// top
module top(input logic [15:0]  data_i,
           input logic         valid_i,
           input logic         clk,
           input logic         rst_n,
           output logic        ready_o,
           output logic valid_o,
           output logic [31:0] password_o);
    logic [15:0] dividend;
    logic [15:0] quotient;
    logic [15:0] remainder;
    logic        init;
    logic        stop;
    logic [31:0] turns;
    logic        ready1;
    logic        valid2, ready2;
    logic        valid3;
    logic [15:0] cnt;
    logic [15:0] total_num_turns;
    typedef enum logic[2:0] {
        IDLE,
        CHECK_TOTAL_CNT,
        ACTIVE,
        WAIT1,
        WAIT2,
        DONE
    }state_t;
    state_t state;
    always_ff @(posedge clk) begin
        if(!rst_n) begin
            state <= IDLE;
            valid_o <= 0;
            init <= 1;
            stop <= 1;
            cnt <= 0;
        end
        else begin
            unique case(state)
                IDLE: begin
  ...
For scale: ~2,000 cells after synthesis, ~53 I/O pins.
Settings: LEC_CHECK=0, CAP_MARGIN=20, CORE_MARGIN=2, CORE_UTILIZATION=72, CTS_CLUSTER_DIAMETER=142, PLACE_DENSITY=0.4, SETUP_SLACK_MARGIN=2.96, SLEW_MARGIN=20; clock period 10.4 ns.
run.sh (not shown) runs the stock make flow with config.mk's settings and CLKGATE_MAP_FILE=.
The starting point finished but fails on setup timing.
Edit:
CORE_UTILIZATION = 65   (was 72)
CTS_CLUSTER_DIAMETER = default   (was 142)
PLACE_DENSITY = default   (was 0.4)
SETUP_SLACK_MARGIN = default   (was 2.96)
clock period = 10.1 ns   (was 10.4 ns; I/O delays follow)
Effect:
- The changed run reached the layout checks and failed them: setup timing
- setup slack is better by 620 ps
- synthesized cell count stays the same
- non-clock buffer count decreases by 11
- cell area drops by 1.8%
Edit:
ABC_AREA = 1   (was default)
CORE_UTILIZATION = 68   (was 65)
CTS_CLUSTER_DIAMETER = 365   (was default)
PLACE_DENSITY = 0.37   (was default)
clock period = 6.56 ns   (was 10.1 ns; I/O delays follow)
With this change the flow died in global routing.
Die area decreases slightly.
Synthesized area increases by a few percent.
Synthesized cell count increases by a quarter to a third.
Edit:
ABC_AREA = default   (was 1)
CORE_UTILIZATION = 41   (was 68)
CTS_CLUSTER_DIAMETER = default   (was 365)
PLACE_DENSITY = 0.6   (was 0.37)
clock period = 12.6 ns   (was 6.56 ns; I/O delays follow)
The changed run completed without violations; die area increases by 58%; synthesized area decreases by 4.0%; synthesized cell count decreases by 19%.
Edit:
ABC_AREA = 1   (was default)
CORE_UTILIZATION = 72   (was 41)
PLACE_DENSITY = default   (was 0.6)
clock period = 11.3 ns   (was 12.6 ns; I/O delays follow)
Effect: The new run ran to the end with no violations. Routed wire length goes up by 21%. Non-clock buffer count came out lower by 36. Die size falls by 40%. Final area is higher by 0.79%. Setup slack is worse by 170 ps. Core utilization rose by 33 points. Synthesized area rises by 4.2%. Final cell count rises by 7.8%.
Edit:
PLACE_DENSITY_LB_ADDON = 0.28   (was default)
SLEW_MARGIN = 40   (was 20)
clock period = 9.25 ns   (was 11.3 ns; I/O delays follow)
This time the run never finished: it broke off in global routing.
Die size is unchanged.
Synthesized cell count is unchanged.
Area after synthesis stays the same.

Starting RTL as in the previous note.
// top
module top(input logic [15:0]  data_i,
           input logic         valid_i,
           input logic         clk,
           input logic         rst_n,
           output logic        ready_o,
           output logic valid_o,
           output logic [31:0] password_o);
    logic [15:0] dividend;
    logic [15:0] quotient;
    logic [15:0] remainder;
    logic        init;
    logic        stop;
    logic [31:0] turns;
    logic        ready1;
    logic        valid2, ready2;
    logic        valid3;
    logic [15:0] cnt;
    logic [15:0] total_num_turns;
    typedef enum logic[2:0] {
        IDLE,
        CHECK_TOTAL_CNT,
        ACTIVE,
        WAIT1,
        WAIT2,
        DONE
    }state_t;
    state_t state;
    always_ff @(posedge clk) begin
        if(!rst_n) begin
            state <= IDLE;
            valid_o <= 0;
            init <= 1;
            stop <= 1;
            cnt <= 0;
        end
        else begin
            unique case(state)
                IDLE: begin
                    if(valid_i && ready_o) begin
                        init <= 0;
                        state <= CHECK_TOTAL_CNT;
                    end
                end
                CHECK_TOTAL_CNT: begin
                    if(cnt == total_num_turns) begin
                        state <= DONE;
                    end
                    else begin
                        state <= ACTIVE;
                        stop <= 0;
                        init <= 0;
                    end
                end
                ACTIVE:begin
                    if(ready_o && valid_i) begin
                        cnt <= cnt + 1;
                        if(cnt + 1 == total_num_turns) begin
                            state <= WAIT1;
                            stop <= 1;
                        end
                    end
                end
                WAIT1: begin
  ...
make LEC_CHECK=0 ABC_AREA=1 CAP_MARGIN=0 CORE_MARGIN=2 CORE_UTILIZATION=72 CTS_CLUSTER_DIAMETER=365 CTS_CLUSTER_SIZE=14 PLACE_DENSITY=0.37 SLEW_MARGIN=20 finish   # period 6.56 ns
The first run did not get past 5_1_grt.
==> next run, changes <==
==> flow/config.mk (replaced) <==
export PLATFORM = sky130hd
export DESIGN_NAME = top
export DESIGN_NICKNAME = top
export VERILOG_FILES = /design/flow/design.v
export SDC_FILE = /design/flow/constraint.sdc
export NUM_CORES = 4
export LEC_CHECK = 0
export CAP_MARGIN = 0
export CORE_MARGIN = 2
export CORE_UTILIZATION = 72
export PLACE_DENSITY_LB_ADDON = 0.0
export SETUP_SLACK_MARGIN = 0.91
export SLEW_MARGIN = 20
==> flow/constraint.sdc (replaced) <==
create_clock -name core_clock -period 10.4 [get_ports {clk}]
set_input_delay 2.0800 -clock core_clock [delete_from_list [all_inputs] [get_ports {clk}]]
set_output_delay 2.0800 -clock core_clock [all_outputs]
set_load 0.01 [all_outputs]
After rerunning: The new run completed, yet does not pass: setup timing; synthesized area drops by 4.0%; die area drops by 3.9%; synthesized cell count drops by 19%.
==> next run, changes <==
--- a/flow/config.mk
+++ b/flow/config.mk
@@ -6,8 +6,7 @@
 export NUM_CORES = 4
 export LEC_CHECK = 0
-export CAP_MARGIN = 0
+export ABC_AREA = 1
+export CAP_MARGIN = 20
 export CORE_MARGIN = 2
 export CORE_UTILIZATION = 72
-export PLACE_DENSITY_LB_ADDON = 0.0
-export SETUP_SLACK_MARGIN = 0.91
 export SLEW_MARGIN = 20
==> flow/constraint.sdc (replaced) <==
create_clock -name core_clock -period 11.4 [get_ports {clk}]
set_input_delay 2.2800 -clock core_clock [delete_from_list [all_inputs] [get_ports {clk}]]
set_output_delay 2.2800 -clock core_clock [all_outputs]
set_load 0.01 [all_outputs]
What happened: The new run went through all stages and came out clean; count of clock-buffer cells in the layout rose by 1; first-iteration DRC count shrinks by 36%; cell count goes up by 8.7%; via count decreases by 10%; wire length fell by 31%; maximum frequency went up by 22%; design area drops by 9.1%.
==> next run, changes <==
--- a/flow/config.mk
+++ b/flow/config.mk
@@ -10,3 +10,6 @@
 export CORE_MARGIN = 2
 export CORE_UTILIZATION = 72
+export PLACE_DENSITY_LB_ADDON = 0.2
+export SETUP_SLACK_MARGIN = 3.0
 export SLEW_MARGIN = 20
+export TNS_END_PERCENT = 5
Via count grows by 8.6%; synthesized area stays the same; hold slack gets better by 25 ps; global-route usage grows by 4.2 points; cell area grows by about 5%; cell count grows by 2.3%.
==> next run, changes <==
--- a/flow/config.mk
+++ b/flow/config.mk
@@ -10,6 +10,4 @@
 export CORE_MARGIN = 2
 export CORE_UTILIZATION = 72
-export PLACE_DENSITY_LB_ADDON = 0.2
-export SETUP_SLACK_MARGIN = 3.0
+export PLACE_DENSITY = 0.6
 export SLEW_MARGIN = 20
-export TNS_END_PERCENT = 5
==> flow/constraint.sdc (replaced) <==
create_clock -name core_clock -period 12.0 [get_ports {clk}]
set_input_delay 2.4000 -clock core_clock [delete_from_list [all_inputs] [get_ports {clk}]]
set_output_delay 2.4000 -clock core_clock [all_outputs]
set_load 0.01 [all_outputs]
After rerunning: The new run completed with no timing, DRC or antenna violations. Maximum frequency went down by 7.1%. Cell area went down by about 6%.
==> next run, changes <==
--- a/flow/config.mk
+++ b/flow/config.mk
@@ -6,8 +6,7 @@
 export NUM_CORES = 4
 export LEC_CHECK = 0
-export ABC_AREA = 1
-export CAP_MARGIN = 20
+export CAP_MARGIN = 40
+export CORE_ASPECT_RATIO = 0.72
 export CORE_MARGIN = 2
 export CORE_UTILIZATION = 72
-export PLACE_DENSITY = 0.6
 export SLEW_MARGIN = 20
==> flow/constraint.sdc (replaced) <==
create_clock -name core_clock -period 10.4 [get_ports {clk}]
set_input_delay 2.0800 -clock core_clock [delete_from_list [all_inputs] [get_ports {clk}]]
set_output_delay 2.0800 -clock core_clock [all_outputs]
set_load 0.01 [all_outputs]
After rerunning: Now the flow finished with setup timing left. Hold slack gains 7.8 ps. Die size decreases by 3.9%. Utilization increases by 11 points. Worst setup slack loses 2600 ps. Maximum frequency decreases by 7.7%. Cell count decreases by 7.8%.
